==> run a: inputs <==
==> flow/design.v (excerpt) <==
module AuctionSearch(
  input         clock,
  input         reset,
  output        io_rewardIn_0_ready,
  input         io_rewardIn_0_valid,
  input  [7:0]  io_rewardIn_0_reward,
  input  [10:0] io_rewardIn_0_idx,
  input         io_rewardIn_0_last,
  output [10:0] io_agentIdx_0,
  input  [7:0]  io_price_0,
  output        io_rewardIn_1_ready,
  input         io_rewardIn_1_valid,
  input  [7:0]  io_rewardIn_1_reward,
  input  [10:0] io_rewardIn_1_idx,
  output [10:0] io_agentIdx_1,
  input  [7:0]  io_price_1,
  output        io_rewardIn_2_ready,
  input         io_rewardIn_2_valid,
  input  [7:0]  io_rewardIn_2_reward,
  input  [10:0] io_rewardIn_2_idx,
  output [10:0] io_agentIdx_2,
  input  [7:0]  io_price_2,
  output        io_rewardIn_3_ready,
  input         io_rewardIn_3_valid,
  input  [7:0]  io_rewardIn_3_reward,
  input  [10:0] io_rewardIn_3_idx,
  output [10:0] io_agentIdx_3,
  input  [7:0]  io_price_3,
  output        io_rewardIn_4_ready,
  input         io_rewardIn_4_valid,
  input  [7:0]  io_rewardIn_4_reward,
  input  [10:0] io_rewardIn_4_idx,
  output [10:0] io_agentIdx_4,
  input  [7:0]  io_price_4,
  output        io_rewardIn_5_ready,
  input         io_rewardIn_5_valid,
  ...
export LEC_CHECK = 0
export CAP_MARGIN = 25
export CORE_MARGIN = 2
export CORE_UTILIZATION = 71
export GPL_ROUTABILITY_DRIVEN = 0
export MAX_ROUTING_LAYER = met4
export MIN_ROUTING_LAYER = met1
export SLEW_MARGIN = 20
export TNS_END_PERCENT = 70
create_clock -name core_clock -period 2.9 [get_ports {clock}]
run.sh (not shown) runs the stock make flow with config.mk's settings and CLKGATE_MAP_FILE=.
==> run b (differences from run a) <==
CORE_UTILIZATION = 72   (was 71)
HOLD_SLACK_MARGIN = 0.29   (was default)
SETUP_SLACK_MARGIN = 0.52   (was default)
TNS_END_PERCENT = 100   (was 70)
==> flow/constraint.sdc (replaced) <==
create_clock -name core_clock -period 4.43 [get_ports {clock}]
set_input_delay 0.8860 -clock core_clock [delete_from_list [all_inputs] [get_ports {clock}]]
set_output_delay 0.8860 -clock core_clock [all_outputs]
set_load 0.01 [all_outputs]
==> run c (differences from run a) <==
CAP_MARGIN = 20   (was 25)
GPL_ROUTABILITY_DRIVEN = default   (was 0)
MAX_ROUTING_LAYER = default   (was met4)
MIN_ROUTING_LAYER = default   (was met1)
TNS_END_PERCENT = default   (was 70)
==> flow/constraint.sdc (replaced) <==
create_clock -name core_clock -period 3.2 [get_ports {clock}]
set_input_delay 0.6400 -clock core_clock [delete_from_list [all_inputs] [get_ports {clock}]]
set_output_delay 0.6400 -clock core_clock [all_outputs]
set_load 0.01 [all_outputs]
==> run d (differences from run a) <==
CAP_MARGIN = 20   (was 25)
CORE_UTILIZATION = 21   (was 71)
GPL_ROUTABILITY_DRIVEN = default   (was 0)
MAX_ROUTING_LAYER = default   (was met4)
MIN_ROUTING_LAYER = default   (was met1)
PLACE_DENSITY = 0.6   (was default)
TNS_END_PERCENT = default   (was 70)
==> flow/constraint.sdc (replaced) <==
create_clock -name core_clock -period 4.52 [get_ports {clock}]
set_input_delay 0.9040 -clock core_clock [delete_from_list [all_inputs] [get_ports {clock}]]
set_output_delay 0.9040 -clock core_clock [all_outputs]
set_load 0.01 [all_outputs]
==> results.sh <==
# physical design summary
export IMPL_initCoreUtil_pct=73.09
export IMPL_die_height_um=263.0
export IMPL_gr_layer_usage_met1_pct=50.03
export IMPL_postCtsSetupBuffers=0
export IMPL_globalRouteMet2Util_pct=59.35
export IMPL_status="timing/DRC/antenna clean"
The numbers above come from run b.

==> results.sh <==
# physical design summary
export IMPL_postCtsSetupBuffers=0
export IMPL_area_share_clock_buf_inv_pct=6.186
export IMPL_gr_layer_usage_met1_pct=14.96
export IMPL_status="timing/DRC/antenna clean"
export IMPL_die_height_um=483.6
export IMPL_drc=0
export IMPL_initCoreUtil_pct=21.05
The numbers above come from run d.

==> results.sh <==
# implementation run metrics
export IMPL_postCtsSetupBuffers=83
export IMPL_initCoreUtil_pct=71.81
export IMPL_status="stopped before the end"
export IMPL_error="[ERROR GRT-0232] Routing congestion too high. Check the congestion heatmap in the GUI."
export IMPL_die_height_um=264.8
export IMPL_cell_count_listed_in_synth_stat_txt=6125
export IMPL_io_buffer_count=340
export IMPL_haltStage="global routing (5_1_grt)"
export IMPL_gr_layer_usage_met1_pct=76.42
The numbers above come from run a.

==> results.sh <==
# physical design summary
export IMPL_status="failed layout checks"
export IMPL_violatedChecks="setup timing"
export IMPL_globalRouteMet2Util_pct=71.77
export IMPL_initCoreUtil_pct=71.81
export IMPL_postLayoutSetupSlackWorst_ns=-0.2062
export IMPL_timing_final_setup_violations=49
The numbers above come from run c.


========
==> 09-28 <==
AuctionSearch again, from the RTL that the note above started with.
==> flow/config.mk <==
export PLATFORM = sky130hd
export DESIGN_NAME = AuctionSearch
export DESIGN_NICKNAME = AuctionSearch
export VERILOG_FILES = /design/flow/design.v
export SDC_FILE = /design/flow/constraint.sdc
export NUM_CORES = 4
export LEC_CHECK = 0
export ABC_AREA = 1
export CAP_MARGIN = 20
export CORE_ASPECT_RATIO = 0.9
export CORE_MARGIN = 2
export CORE_UTILIZATION = 72
export CTS_CLUSTER_DIAMETER = 249
export CTS_CLUSTER_SIZE = 100
export MAX_ROUTING_LAYER = met4
export PLACE_DENSITY_LB_ADDON = 0.02
export SETUP_SLACK_MARGIN = 0.18
export SLEW_MARGIN = 20
==> flow/constraint.sdc <==
create_clock -name core_clock -period 2.15 [get_ports {clock}]
set_input_delay 0.4300 -clock core_clock [delete_from_list [all_inputs] [get_ports {clock}]]
set_output_delay 0.4300 -clock core_clock [all_outputs]
set_load 0.01 [all_outputs]
==> inputs of 01-20, as changes to 09-28 <==
ABC_AREA = unset   (was 1)
CORE_ASPECT_RATIO = unset   (was 0.9)
CORE_UTILIZATION = 57   (was 72)
CTS_CLUSTER_DIAMETER = unset   (was 249)
CTS_CLUSTER_SIZE = unset   (was 100)
MAX_ROUTING_LAYER = unset   (was met4)
PLACE_DENSITY_LB_ADDON = unset   (was 0.02)
SETUP_SLACK_MARGIN = 0.31   (was 0.18)
==> flow/constraint.sdc (replaced) <==
create_clock -name core_clock -period 2.11 [get_ports {clock}]
set_input_delay 0.4220 -clock core_clock [delete_from_list [all_inputs] [get_ports {clock}]]
set_output_delay 0.4220 -clock core_clock [all_outputs]
set_load 0.01 [all_outputs]
==> inputs of 05-09, as changes to 09-28 <==
ABC_AREA = unset   (was 1)
CORE_ASPECT_RATIO = unset   (was 0.9)
CORE_UTILIZATION = 9   (was 72)
CTS_CLUSTER_DIAMETER = unset   (was 249)
CTS_CLUSTER_SIZE = unset   (was 100)
MAX_ROUTING_LAYER = unset   (was met4)
PLACE_DENSITY = 0.6   (was unset)
PLACE_DENSITY_LB_ADDON = unset   (was 0.02)
SETUP_SLACK_MARGIN = unset   (was 0.18)
==> flow/constraint.sdc (replaced) <==
create_clock -name core_clock -period 4.15 [get_ports {clock}]
set_input_delay 0.8300 -clock core_clock [delete_from_list [all_inputs] [get_ports {clock}]]
set_output_delay 0.8300 -clock core_clock [all_outputs]
set_load 0.01 [all_outputs]
==> inputs of 05-08, as changes to 09-28 <==
ABC_AREA = unset   (was 1)
CORE_ASPECT_RATIO = unset   (was 0.9)
CORE_UTILIZATION = 40   (was 72)
CTS_CLUSTER_DIAMETER = unset   (was 249)
CTS_CLUSTER_SIZE = unset   (was 100)
MAX_ROUTING_LAYER = unset   (was met4)
PLACE_DENSITY = 0.6   (was unset)
PLACE_DENSITY_LB_ADDON = unset   (was 0.02)
SETUP_SLACK_MARGIN = unset   (was 0.18)
==> flow/constraint.sdc (replaced) <==
create_clock -name core_clock -period 3.67 [get_ports {clock}]
set_input_delay 0.7340 -clock core_clock [delete_from_list [all_inputs] [get_ports {clock}]]
set_output_delay 0.7340 -clock core_clock [all_outputs]
set_load 0.01 [all_outputs]
==> results <==
quantity                                                                  09-28        05-09        05-08                     01-20
Number of library cell types mapped by synthesis                             35           79           79                        79
Core outline area                                                    70200 um^2  536000 um^2  120000 um^2                83800 um^2
MUX share of area                                                             0       0.0342       0.0342                    0.0342
Startpoint kind of the worst setup timing path                                -    flip-flop    flip-flop                 flip-flop
Total chip power                                                              -     0.0231 W     0.0255 W                  0.0466 W
Die extent in x                                                          285 um       737 um       352 um                    295 um
Status                                                aborted with a tool error  timing/DRC/antenna clean  timing/DRC/antenna clean  finished with violations
Stage where the flow stopped                                            5_1_grt            -            -                         -
Reasons for failing layout checks                                             -            -            -      negative setup slack
Setup Viol. Count Final                                                       -            0            0                       720
Placed instance area                                                 59200 um^2   60100 um^2   53600 um^2                60300 um^2
Number of buffers and inverters on the critical path                          -            1            2                         3
Post-synthesis chip area from yosys                                  51200 um^2   48300 um^2   48300 um^2                48300 um^2
Slew at the pin closest to its max-slew limit                                 -      1.20 ns      1.13 ns                  0.882 ns
Fraction of area in non-clock buffers                                         -       0.0681       0.0849                     0.196
Initial cell density of the core                                          0.729       0.0902        0.403                     0.576

========
==> job 967: inputs <==
Starting RTL as in the previous note.
export LEC_CHECK = 0
export ABC_AREA = 1
export CAP_MARGIN = 20
export CORE_MARGIN = 2
export CORE_UTILIZATION = 66
export HOLD_SLACK_MARGIN = 0.3
export PLACE_DENSITY = 0.6
export SLEW_MARGIN = 20
create_clock -name core_clock -period 2.51 [get_ports {clock}]
==> inputs of job 7715, as changes to job 967 <==
Settings changed: CAP_MARGIN 20 to 0, CORE_UTILIZATION 66 to 68, GPL_ROUTABILITY_DRIVEN set to 1, MAX_ROUTING_LAYER set to met4, MIN_ROUTING_LAYER set to met1, PLACE_DENSITY 0.6 to unset, TNS_END_PERCENT set to 70.
==> flow/constraint.sdc (replaced) <==
create_clock -name core_clock -period 2.11 [get_ports {clock}]
set_input_delay 0.4220 -clock core_clock [delete_from_list [all_inputs] [get_ports {clock}]]
set_output_delay 0.4220 -clock core_clock [all_outputs]
set_load 0.01 [all_outputs]
==> inputs of job 142, as changes to job 967 <==
Settings changed: CORE_UTILIZATION 66 to 72, CTS_CLUSTER_DIAMETER set to 249, HOLD_SLACK_MARGIN 0.3 to unset, MAX_ROUTING_LAYER set to met4, PLACE_DENSITY 0.6 to unset, PLACE_DENSITY_LB_ADDON set to 0.02, SETUP_SLACK_MARGIN set to 0.37.
==> flow/constraint.sdc (replaced) <==
create_clock -name core_clock -period 2.15 [get_ports {clock}]
set_input_delay 0.4300 -clock core_clock [delete_from_list [all_inputs] [get_ports {clock}]]
set_output_delay 0.4300 -clock core_clock [all_outputs]
set_load 0.01 [all_outputs]
==> run summary <==
Place WS = -0.617 ns
Tool Error = [ERROR DPL-0033] detailed placement checks failed during check placement.
Stopped at = 4_1_cts
Status = aborted with a tool error
Final Wtd Congestion = 0.994
Core area = 0.0701 mm²
the above is filed under job 142

==> run summary <==
Core area = 0.0744 mm²
Final Wtd Congestion = 0.938
Stopped at = 5_1_grt
Detail Placement HPWL = 105000 µm
Status = aborted with a tool error
Place WS = -0.598 ns
the above is filed under job 7715

==> run summary <==
Final Wtd Congestion = 0.935
Place WS = -0.308 ns
Setup violations, final = 177
Core area = 0.0771 mm²
SO Viols = max-capacitance violations, max-slew violations, negative setup slack
Final Max Slew Viols = 2
Status = complete, but fails checks
Post-route setup slack = -1.41 ns
Number of max-cap violations = 1
the above is filed under job 967


========
==> exp/raven <==
AuctionSearch again, from the RTL that the note above started with.
// AuctionSearch
module AuctionSearch(
  input         clock,
  input         reset,
  output        io_rewardIn_0_ready,
  input         io_rewardIn_0_valid,
  input  [7:0]  io_rewardIn_0_reward,
  input  [10:0] io_rewardIn_0_idx,
  input         io_rewardIn_0_last,
  output [10:0] io_agentIdx_0,
  input  [7:0]  io_price_0,
  output        io_rewardIn_1_ready,
  input         io_rewardIn_1_valid,
  input  [7:0]  io_rewardIn_1_reward,
  input  [10:0] io_rewardIn_1_idx,
  output [10:0] io_agentIdx_1,
  input  [7:0]  io_price_1,
  output        io_rewardIn_2_ready,
  input         io_rewardIn_2_valid,
  input  [7:0]  io_rewardIn_2_reward,
  input  [10:0] io_rewardIn_2_idx,
  output [10:0] io_agentIdx_2,
  input  [7:0]  io_price_2,
  output        io_rewardIn_3_ready,
  input         io_rewardIn_3_valid,
  input  [7:0]  io_rewardIn_3_reward,
  input  [10:0] io_rewardIn_3_idx,
  output [10:0] io_agentIdx_3,
  input  [7:0]  io_price_3,
  output        io_rewardIn_4_ready,
  input         io_rewardIn_4_valid,
  input  [7:0]  io_rewardIn_4_reward,
  input  [10:0] io_rewardIn_4_idx,
  output [10:0] io_agentIdx_4,
  input  [7:0]  io_price_4,
  output        io_rewardIn_5_ready,
  input         io_rewardIn_5_valid,
  input  [7:0]  io_rewardIn_5_reward,
  input  [10:0] io_rewardIn_5_idx,
  output [10:0] io_agentIdx_5,
  input  [7:0]  io_price_5,
  output        io_rewardIn_6_ready,
  input         io_rewardIn_6_valid,
  input  [7:0]  io_rewardIn_6_reward,
  input  [10:0] io_rewardIn_6_idx,
  output [10:0] io_agentIdx_6,
  input  [7:0]  io_price_6,
  output        io_rewardIn_7_ready,
  input         io_rewardIn_7_valid,
  input  [7:0]  io_rewardIn_7_reward,
  input  [10:0] io_rewardIn_7_idx,
  output [10:0] io_agentIdx_7,
  input  [7:0]  io_price_7,
  input         io_resultOut_ready,
  output        io_resultOut_valid,
  output [10:0] io_resultOut_winner,
  output [7:0]  io_resultOut_bid
);
Settings: LEC_CHECK=0, CAP_MARGIN=25, CORE_MARGIN=4, CORE_UTILIZATION=31, GPL_ROUTABILITY_DRIVEN=0, HOLD_SLACK_MARGIN=0.11, MAX_ROUTING_LAYER=met4, MIN_ROUTING_LAYER=met1, SLEW_MARGIN=20, TNS_END_PERCENT=25; clock period 3.53 ns.
==> inputs of exp/umber, as changes to exp/raven <==
==> flow/config.mk (replaced) <==
export PLATFORM = sky130hd
export DESIGN_NAME = AuctionSearch
export DESIGN_NICKNAME = AuctionSearch
export VERILOG_FILES = /design/flow/design.v
export SDC_FILE = /design/flow/constraint.sdc
export NUM_CORES = 4
export LEC_CHECK = 0
export CAP_MARGIN = 20
export CORE_MARGIN = 2
export CORE_UTILIZATION = 71
export SETUP_SLACK_MARGIN = 0.6
export SLEW_MARGIN = 20
==> flow/constraint.sdc (replaced) <==
create_clock -name core_clock -period 2.11 [get_ports {clock}]
set_input_delay 0.4220 -clock core_clock [delete_from_list [all_inputs] [get_ports {clock}]]
set_output_delay 0.4220 -clock core_clock [all_outputs]
set_load 0.01 [all_outputs]
==> notes <==
exp/umber aborted during 5_1_grt. exp/raven ran to the end with no violations.
In exp/umber the die area is lower than in exp/raven, by 57%.
In synthesized area, exp/raven and exp/umber do not differ.
Synthesized cell count is the same in exp/raven and exp/umber.
==> figures <==
metric                                                                     exp/raven                   exp/umber
Outcome                                                     timing/DRC/antenna clean      stopped before the end
Stage where the flow stopped                                                       -                     5_1_grt
Full die area                                                            162000 um^2                  70100 um^2
Post-DP HPWL                                                                  102 mm                      108 mm
Core area                                                                154000 um^2                  67300 um^2
Yosys stat cell total                                                           6125                        6125
Width of the chip                                                             403 um                      265 um
Fraction of the core area occupied by cells at floorplan                       31.3%                       71.8%
Post-cts sizing count                                                             30                         518
Worst-case setup slack after placement                                      -81.2 ps                    -1260 ps
Number of buffers created by CTS                                                 111                          98
Setup Buffers After CTS                                                            0                         116
Clk Tree Root Cell                                        sky130_fd_sc_hd__clkbuf_16  sky130_fd_sc_hd__clkbuf_16
Number of placed cells counting well taps                                       8287                        7723
Placed inst area                                                          54500 um^2                  59400 um^2
Number of cell rows                                                              144                          95
Die extent in y                                                               403 um                      265 um

========
==> 08-27: inputs <==
AuctionSearch again, from the RTL that the note above started with.
## AuctionSearch
module AuctionSearch(
  input         clock,
  input         reset,
  output        io_rewardIn_0_ready,
  input         io_rewardIn_0_valid,
  input  [7:0]  io_rewardIn_0_reward,
  input  [10:0] io_rewardIn_0_idx,
  input         io_rewardIn_0_last,
  output [10:0] io_agentIdx_0,
  input  [7:0]  io_price_0,
  output        io_rewardIn_1_ready,
  input         io_rewardIn_1_valid,
  input  [7:0]  io_rewardIn_1_reward,
  input  [10:0] io_rewardIn_1_idx,
  output [10:0] io_agentIdx_1,
  input  [7:0]  io_price_1,
  output        io_rewardIn_2_ready,
  input         io_rewardIn_2_valid,
  input  [7:0]  io_rewardIn_2_reward,
  input  [10:0] io_rewardIn_2_idx,
  output [10:0] io_agentIdx_2,
  input  [7:0]  io_price_2,
  output        io_rewardIn_3_ready,
  input         io_rewardIn_3_valid,
  input  [7:0]  io_rewardIn_3_reward,
  input  [10:0] io_rewardIn_3_idx,
  output [10:0] io_agentIdx_3,
  input  [7:0]  io_price_3,
  output        io_rewardIn_4_ready,
  input         io_rewardIn_4_valid,
  input  [7:0]  io_rewardIn_4_reward,
  input  [10:0] io_rewardIn_4_idx,
  output [10:0] io_agentIdx_4,
  input  [7:0]  io_price_4,
  output        io_rewardIn_5_ready,
  input         io_rewardIn_5_valid,
  input  [7:0]  io_rewardIn_5_reward,
  input  [10:0] io_rewardIn_5_idx,
  output [10:0] io_agentIdx_5,
  input  [7:0]  io_price_5,
  output        io_rewardIn_6_ready,
  input         io_rewardIn_6_valid,
  input  [7:0]  io_rewardIn_6_reward,
  input  [10:0] io_rewardIn_6_idx,
  output [10:0] io_agentIdx_6,
  input  [7:0]  io_price_6,
  output        io_rewardIn_7_ready,
  input         io_rewardIn_7_valid,
  input  [7:0]  io_rewardIn_7_reward,
  input  [10:0] io_rewardIn_7_idx,
  output [10:0] io_agentIdx_7,
  input  [7:0]  io_price_7,
  input         io_resultOut_ready,
  output        io_resultOut_valid,
  output [10:0] io_resultOut_winner,
  output [7:0]  io_resultOut_bid
);
make LEC_CHECK=0 CAP_MARGIN=20 CELL_PAD_IN_SITES_DETAIL_PLACEMENT=1 CELL_PAD_IN_SITES_GLOBAL_PLACEMENT=1 CORE_MARGIN=2 CORE_UTILIZATION=40 HOLD_SLACK_MARGIN=-0.05 MIN_ROUTING_LAYER=met2 SETUP_SLACK_MARGIN=0.84 SLEW_MARGIN=35 finish   # period 4.0 ns
==> 12-18: changes against 08-27 <==
- CELL_PAD_IN_SITES_DETAIL_PLACEMENT: 1 -> unset
- CELL_PAD_IN_SITES_GLOBAL_PLACEMENT: 1 -> unset
- CORE_UTILIZATION: 40 -> 66
- HOLD_SLACK_MARGIN: -0.05 -> unset
- MIN_ROUTING_LAYER: met2 -> unset
- SETUP_SLACK_MARGIN: 0.84 -> 0.64
- SLEW_MARGIN: 35 -> 20
==> flow/constraint.sdc (replaced) <==
create_clock -name core_clock -period 2.11 [get_ports {clock}]
set_input_delay 0.4220 -clock core_clock [delete_from_list [all_inputs] [get_ports {clock}]]
set_output_delay 0.4220 -clock core_clock [all_outputs]
set_load 0.01 [all_outputs]
==> 02-12: changes against 08-27 <==
- CELL_PAD_IN_SITES_DETAIL_PLACEMENT: 1 -> unset
- CELL_PAD_IN_SITES_GLOBAL_PLACEMENT: 1 -> unset
- HOLD_SLACK_MARGIN: -0.05 -> unset
- MIN_ROUTING_LAYER: met2 -> unset
- PLACE_DENSITY: unset -> 0.6
- SETUP_SLACK_MARGIN: 0.84 -> unset
- SLEW_MARGIN: 35 -> 20
==> flow/constraint.sdc (replaced) <==
create_clock -name core_clock -period 3.8 [get_ports {clock}]
set_input_delay 0.7600 -clock core_clock [delete_from_list [all_inputs] [get_ports {clock}]]
set_output_delay 0.7600 -clock core_clock [all_outputs]
set_load 0.01 [all_outputs]
==> flow_summary.toml <==
# yosys + openroad results
[die]
fp.coreArea_um2 = 72700
die_area_um2 = 75400
fp.dieW_um = 275
fp_util = 0.664

[status]
status = "stopped before the end"
haltStage = "global routing"

[clock_tree]
ctsResizeCount = 753

[place]
place_ws_ns = -1.20
placed_cell_area_um2 = 59800
placed_cells = 7836
dp_hpwl_um = 104000
(the above is from 12-18)
==> flow_summary.toml <==
# physical design summary
[status]
status = "complete, no violations"

[die]
fp_util = 0.403
die_area_um2 = 124000

[clock_tree]
ctsResizeCount = 12

[place]
placed_cells = 7801
dp_hpwl_um = 100000
(the above is from 02-12)
==> flow_summary.toml <==
# physical design summary
[clock_tree]
ctsResizeCount = 499

[die]
fp_util = 0.403
fp.coreArea_um2 = 120000

[place]
placed_cell_area_um2 = 53400
dp_hpwl_um = 112000

[status]
status = "complete, no violations"
(the above is from 08-27)
No activity file was given, so power comes from the tool's default toggle rates.
